== job 4837 ==
==> flow/design.v (excerpt) <==
module top_module(
    input  wire        clkr,
    input  wire        rst,
    input  wire        rxr,
    input  wire [4:0]  btnr,
    output wire        spr,
    output wire [7:0]  hr,
    output wire [7:0]  mr,
    output wire [4:0]  date,
    output wire [4:0]  month,
    output wire [7:0]  year,
    output wire [6:0]  seg,
    output wire [3:0]  an,
    output wire        dp
);
Size in the first run: roughly 1,500 cells after synthesis, about 160 flip-flops, ~55 I/O pins, roughly 9900 um^2 of cells after synthesis.
export LEC_CHECK = 0
export ABC_AREA = 1
export CAP_MARGIN = 20
export CORE_MARGIN = 2
export CORE_UTILIZATION = 72
export CTS_CLUSTER_SIZE = 73
export PLACE_DENSITY = 0.35
export SLEW_MARGIN = 20
create_clock -name core_clock -period 5.72 [get_ports {clkr}]
run.sh (not shown) runs the stock make flow with config.mk's settings and CLKGATE_MAP_FILE=.
Job 4837 finished all stages; however, its layout fails the closing checks, the failures being setup timing.
The inputs of job 1838 differ from those of job 4837 as listed below.
- an added CTS_CLUSTER_DIAMETER of 396
- a change of CTS_CLUSTER_SIZE from 73 to 100
- a deleted PLACE_DENSITY that had been 0.35
- a change of the clock period (ns, I/O delays scaled along) from 5.72 to 5.03
==> comparison <==
Of job 4837 and job 1838, only job 1838 never reached the final stage. The flow for job 4837 finished, though final verification flagged setup timing. Job 1838 failed in 5_1_grt with GRT-0232. Job 1838 vs. job 4837: core area ~0 delta; post-CTS resize count now larger. Taking job 4837 as the reference point, the post-detailed-placement cell area of job 1838 rises by 6.1%. Changes observed in job 1838 relative to job 4837: height of the die neither gained nor lost much, count of mapped cells out of synthesis neither gained nor lost much, die area neither gained nor lost much, buffers inserted during post-CTS setup optimization picked up an extra 11. [compare] base=job 4837 new=job 1838: cell total after placement rose 4.8%; post-cts hold-fix buffer tally about even; post-placement worst setup slack fell 0.50 ns; number of top-level pins about even.
Modified inputs, job 4901 compared to job 1838
- an added SETUP_SLACK_MARGIN of 1.21
- a change of CORE_UTILIZATION from 72 to 66
- a deleted CTS_CLUSTER_SIZE that had been 100
- a deleted CTS_CLUSTER_DIAMETER that had been 396
- an added TNS_END_PERCENT of 5
Results
In job 4901 the implementation completed, yet the final layout does not meet the checks, the culprit being setup timing.
| count of instances resized after the clock tree is built | job 4901 vs job 1838 | about 19% lower |
Reported for job 1838 and job 4901, hold buffer count at CTS turned out identical to the last digit.
| core utilization before placement | lower: job 4901 |
Post-detailed-placement half-perimeter wirelength: job 1838 and job 4901 compared, lower one is job 4901
The post-CTS setup buffer count number comes out lower for job 4901 vs job 1838.
Job 4901 ended with more total placed instance area than job 1838.
Here is what was changed in the inputs of job 4473 compared with job 4901.
- TNS_END_PERCENT: 5 -> unset
- ABC_AREA: 1 -> unset
- SETUP_SLACK_MARGIN: 1.21 -> unset
- CORE_UTILIZATION: 66 -> 59
- the clock period (ns, I/O delays scaled along): 5.03 -> 5.14
The layout from job 4473, despite a flow that completed every stage, fails the layout checks, with the failing checks listed as setup timing. Job 4473 vs job 4901: global-route wire length before repair down in job 4473. Summary of job 4473 over job 4901: setup slack rose by 0.086 ns; netlist area before placement rose by 3.3%; via count fell by 9.7%. Sum of routed wire length over all layers in job 4473 vs job 4901: down about 3.4%. Taking job 4901 as the reference, in job 4473 latest clock arrival within the worst-skew pair -0.03 ns, total of clock buffers placed in the layout +4.

---

top_module again, from the RTL that the note above started with.
==> flow/config.mk <==
export PLATFORM = sky130hd
export DESIGN_NAME = top_module
export DESIGN_NICKNAME = top_module
export VERILOG_FILES = /design/flow/design.v
export SDC_FILE = /design/flow/constraint.sdc
export NUM_CORES = 4
export LEC_CHECK = 0
export ABC_AREA = 1
export CAP_MARGIN = 20
export CELL_PAD_IN_SITES_GLOBAL_PLACEMENT = 0
export CORE_MARGIN = 2
export CORE_UTILIZATION = 70
export GPL_ROUTABILITY_DRIVEN = 1
export GPL_TIMING_DRIVEN = 1
export HOLD_SLACK_MARGIN = -0.09
export PLACE_DENSITY = 0.77
export SLEW_MARGIN = 25
export TNS_END_PERCENT = 60
==> flow/constraint.sdc <==
create_clock -name core_clock -period 5.18 [get_ports {clkr}]
set_input_delay 1.0360 -clock core_clock [delete_from_list [all_inputs] [get_ports {clkr}]]
set_output_delay 1.0360 -clock core_clock [all_outputs]
set_load 0.01 [all_outputs]
The baseline finished but failed the layout checks on setup timing.
Edit:
CELL_PAD_IN_SITES_GLOBAL_PLACEMENT = unset   (was 0)
CORE_UTILIZATION = 65   (was 70)
GPL_ROUTABILITY_DRIVEN = unset   (was 1)
GPL_TIMING_DRIVEN = unset   (was 1)
HOLD_SLACK_MARGIN = unset   (was -0.09)
PLACE_DENSITY = unset   (was 0.77)
SLEW_MARGIN = 20   (was 25)
TNS_END_PERCENT = unset   (was 60)
clock period = 6.97 ns   (was 5.18 ns; I/O delays follow)
Effect: Now the flow completed with no timing, DRC or antenna violations; design area drops by 12%; clock-buffer cell count drops by 1; sequential power drops by 26%; power drops by 41%; cell count drops by 7.3%; setup slack improves by 2200 ps; synthesized cell count stays the same; synthesized area does not change; via count drops by 22%; core utilization drops by 18 points; critical path depth climbs by 3.
Edit:
CTS_CLUSTER_DIAMETER = 227   (was unset)
PLACE_DENSITY = 0.35   (was unset)
clock period = 4.92 ns   (was 6.97 ns; I/O delays follow)
Result: With this change the flow finished but fails on setup timing; worst setup slack degrades by 1000 ps; first-iteration DRC count increases by a quarter to a third; synthesized area stays the same; power goes up by well over a third; wire length is higher by about a fifth; cell area is higher by roughly a tenth.
Edit:
CORE_UTILIZATION = 72   (was 65)
CTS_CLUSTER_DIAMETER = unset   (was 227)
SETUP_SLACK_MARGIN = 1.45   (was unset)
This time the run failed in 5_1_grt.
Die area falls by roughly a tenth.
Area after synthesis stays the same.
Synthesized cell count is unchanged.
Power and IR drop assume default switching activity.
